==> exp/sierra <==
Design systolic_top, start of the top module:
module systolic_top (
    input  logic         i_clk,
    input  logic         i_nrst,
    input  logic         i_reg_clear,
    input  logic         i_pe_en,
    input  logic         i_psum_out_en,
    input  logic [1:0]   i_mode,
    input  logic [63:0]  i_ifmap,    
    input  logic [7:0]   i_weight,
    output logic [127:0] o_ofmap     
);
clock: 11.6 ns
lec_check: 0
cap_margin: 0
cell_pad_in_sites_detail_placement: 2
cell_pad_in_sites_global_placement: 3
core_aspect_ratio: 0.78
core_margin: 5
core_utilization: 48
gpl_routability_driven: 1
max_routing_layer: met4
min_routing_layer: met2
slew_margin: 25
tns_end_percent: 95
run.sh (not shown) runs the stock make flow with config.mk's settings and CLKGATE_MAP_FILE=.
==> inputs of exp/xenon, as changes to exp/sierra <==
==> flow/config.mk (replaced) <==
export PLATFORM = sky130hd
export DESIGN_NAME = systolic_top
export DESIGN_NICKNAME = systolic_top
export VERILOG_FILES = /design/flow/design.v
export SDC_FILE = /design/flow/constraint.sdc
export NUM_CORES = 4
export LEC_CHECK = 0
export CAP_MARGIN = 5
export CORE_MARGIN = 2
export CORE_UTILIZATION = 72
export CTS_CLUSTER_DIAMETER = 374
export CTS_CLUSTER_SIZE = 40
export MAX_ROUTING_LAYER = met4
export SETUP_SLACK_MARGIN = 1.27
export SLEW_MARGIN = 20
==> flow/constraint.sdc (replaced) <==
create_clock -name core_clock -period 9.25 [get_ports {i_clk}]
set_input_delay 1.8500 -clock core_clock [delete_from_list [all_inputs] [get_ports {i_clk}]]
set_output_delay 1.8500 -clock core_clock [all_outputs]
set_load 0.01 [all_outputs]
==> results <==
- In synthesized cell count, exp/sierra and exp/xenon do not differ.
- exp/xenon did not get past 5_1_grt, error GRT-0232. exp/sierra failed in 3_1_place_gp_skip_io.
- Area after synthesis is the same in exp/xenon and exp/sierra.
- Die area: exp/xenon is lower than exp/sierra (35%).


==> inputs of v28 <==
Starting RTL as in the previous note.
clock: 10.0 ns
lec_check: 0
abc_area: 1
cap_margin: 35
cell_pad_in_sites_detail_placement: 0
core_margin: 2
core_utilization: 21
cts_cluster_diameter: 77
max_routing_layer: met4
slew_margin: 20
tns_end_percent: 65
==> inputs of v20, as changes to v28 <==
Settings changed: ABC_AREA 1 to not set, CAP_MARGIN 35 to 20, CELL_PAD_IN_SITES_GLOBAL_PLACEMENT set to 1, CORE_UTILIZATION 21 to 57, CTS_CLUSTER_DIAMETER 77 to not set, GPL_TIMING_DRIVEN set to 1, TNS_END_PERCENT 65 to not set.
==> flow/constraint.sdc (replaced) <==
create_clock -name core_clock -period 5.95 [get_ports {i_clk}]
set_input_delay 1.1900 -clock core_clock [delete_from_list [all_inputs] [get_ports {i_clk}]]
set_output_delay 1.1900 -clock core_clock [all_outputs]
set_load 0.01 [all_outputs]
==> inputs of v8, as changes to v28 <==
Settings changed: ABC_AREA 1 to not set, CAP_MARGIN 35 to 20, CELL_PAD_IN_SITES_DETAIL_PLACEMENT 0 to not set, CELL_PAD_IN_SITES_GLOBAL_PLACEMENT set to 2, CORE_ASPECT_RATIO set to 0.65, CORE_UTILIZATION 21 to 39, CTS_CLUSTER_DIAMETER 77 to not set, GPL_ROUTABILITY_DRIVEN set to 0, MAX_ROUTING_LAYER met4 to not set, SLEW_MARGIN 20 to 25, TNS_END_PERCENT 65 to 95.
==> inputs of v10, as changes to v28 <==
Settings changed: ABC_AREA 1 to not set, CAP_MARGIN 35 to 20, CELL_PAD_IN_SITES_GLOBAL_PLACEMENT set to 0, CORE_UTILIZATION 21 to 61, CTS_CLUSTER_DIAMETER 77 to not set, CTS_CLUSTER_SIZE set to 35, GPL_TIMING_DRIVEN set to 1, TNS_END_PERCENT 65 to not set.
==> flow/constraint.sdc (replaced) <==
create_clock -name core_clock -period 5.36 [get_ports {i_clk}]
set_input_delay 1.0720 -clock core_clock [delete_from_list [all_inputs] [get_ports {i_clk}]]
set_output_delay 1.0720 -clock core_clock [all_outputs]
set_load 0.01 [all_outputs]
==> comparison <==
v20 ran to the end with violations: negative setup slack. v8 completed without violations. v28 produced a clean layout. v10 aborted during 5_1_grt on GRT-0232. In synthesized cell count, v10 and v8 do not differ. Final area, highest first: v20, v28, v8. First-iteration DRC count: v8 is smaller than v28 (25%). The lowest via count belongs to v8, the highest to v28. Hold slack, highest first: v20, v8, v28. Sequential share of layout area, highest first: v8, v28, v20.
==> figures <==
quantity	v8	v28	v10	v20
Outcome	no timing/DRC/antenna violations	no timing/DRC/antenna violations	stopped before the end	failed layout checks
Failing step	-	-	5_1_grt	-
Violated checks	-	-	-	negative setup slack
Number of ordinary and repair buffers in the finished layout	667	796	-	2087
Class of the worst hold path	register to register	register to register	-	register to register
Routed metal-1 wire length	90800 µm	92400 µm	-	77600 µm
Placed Cells	9243	13184	9736	9821
Die y size	310 µm	535 µm	307 µm	318 µm
Placeable core area	143000 µm²	282000 µm²	91400 µm²	98000 µm²
Net Sw Frac	0.437	0.471	-	0.421
Length of the first detailed-routing pass in iterations	9	5	-	8
Part of the power in the clock network	0.185	0.173	-	0.148
Clock transition at the registers of the reported paths	0.06 ns	0.07 ns	-	0.06 ns
Total number of vias	49909	60356	-	59642
Detail Placement HPWL	151000 µm	174000 µm	158000 µm	154000 µm
Average wire per cell in the routed design	20.1 µm	15.9 µm	-	20.4 µm


==> inputs of run X <==
Starting RTL as in the previous note.
==> flow/design.v (excerpt) <==
module systolic_top (
    input  logic         i_clk,
    input  logic         i_nrst,
    input  logic         i_reg_clear,
    input  logic         i_pe_en,
    input  logic         i_psum_out_en,
    input  logic [1:0]   i_mode,
    input  logic [63:0]  i_ifmap,    
    input  logic [7:0]   i_weight,
    output logic [127:0] o_ofmap     
);
    systolic_array #(
        .DATA_WIDTH(8),
        .WIDTH(1),
        .HEIGHT(8)
    ) systolic_array_inst (
        .i_clk(i_clk),
        .i_nrst(i_nrst),
        .i_mode(i_mode),
        .i_reg_clear(i_reg_clear),
        .i_pe_en(i_pe_en),
        .i_psum_out_en(i_psum_out_en),
        .i_ifmap(i_ifmap),
        .i_weight(i_weight),
        .o_ofmap(o_ofmap)
    );
endmodule
clock: 9.25 ns
lec_check: 0
cap_margin: 15
core_margin: 2
core_utilization: 72
cts_cluster_size: 40
max_routing_layer: met4
place_density: 0.66
setup_slack_margin: 1.27
slew_margin: 20
==> inputs of run Z, as changes to run X <==
- CAP_MARGIN: 15 -> 20
- CORE_UTILIZATION: 72 -> 58
- CTS_CLUSTER_SIZE: 40 -> 34
- HOLD_SLACK_MARGIN: default -> 0.29
- MAX_ROUTING_LAYER: met4 -> default
- PLACE_DENSITY: 0.66 -> default
- SETUP_SLACK_MARGIN: 1.27 -> 1.01
- TNS_END_PERCENT: default -> 5
==> flow/constraint.sdc (replaced) <==
create_clock -name core_clock -period 5.44 [get_ports {i_clk}]
set_input_delay 1.0880 -clock core_clock [delete_from_list [all_inputs] [get_ports {i_clk}]]
set_output_delay 1.0880 -clock core_clock [all_outputs]
set_load 0.01 [all_outputs]
==> inputs of run K, as changes to run X <==
- CAP_MARGIN: 15 -> 20
- CORE_UTILIZATION: 72 -> 66
- PLACE_DENSITY: 0.66 -> default
- SETUP_SLACK_MARGIN: 1.27 -> default
==> flow/constraint.sdc (replaced) <==
create_clock -name core_clock -period 7.79 [get_ports {i_clk}]
set_input_delay 1.5580 -clock core_clock [delete_from_list [all_inputs] [get_ports {i_clk}]]
set_output_delay 1.5580 -clock core_clock [all_outputs]
set_load 0.01 [all_outputs]
==> comparison <==
Run K never finished: it broke off in global routing (5_1_grt) with GRT-0232. Run Z reached the layout checks and failed them: negative setup slack. Run X completed, yet does not pass: max-capacitance violations, max-slew violations, negative setup slack. Clock power: run X is lower than run Z (about 45%). Against run X, the non-clock buffer count of run Z is higher by 869. In run Z the routed wire length is lower than in run X, by 18%. In run X the total power is smaller than in run Z, by 41%. Against run Z, the utilization of run X is higher by 13 points. Sequential power: run X is smaller than run Z (about 40%).
==> figures <==
| metric | run K | run Z | run X |
|---|---|---|---|
| Cell at the slowest stage of the critical path | - | or3_1 | clkdlybuf4s50_1 |
| Largest fanout on the critical path | - | 28 | 8 |
| Core occupancy in the finished layout | - | 78.6% | 91.4% |
| Status | did not finish | complete, but fails checks | complete, but fails checks |
| Stage where the flow stopped | global routing (5_1_grt) | - | - |
| Violated checks | - | negative setup slack | max-capacitance violations, max-slew violations, negative setup slack |
| Antenna cells | - | 3 | 25 |
| Final area over synthesized area | - | 1.348x | 1.259x |
| DIE HEIGHT | 296 µm | 315 µm | 283 µm |
| Logic area | - | 47000 µm² | 48800 µm² |
| DP Cell Count | 9495 | 9780 | 8558 |
| Routed WL | - | 192 mm | 233 mm |
| Placed cell area | 70700 µm² | 72000 µm² | 64200 µm² |
| Number of max-capacitance violations reported | - | 0 | 1 |
| Filler cell count in the final layout | - | 7006 | 3256 |
Power and IR drop assume default switching activity.
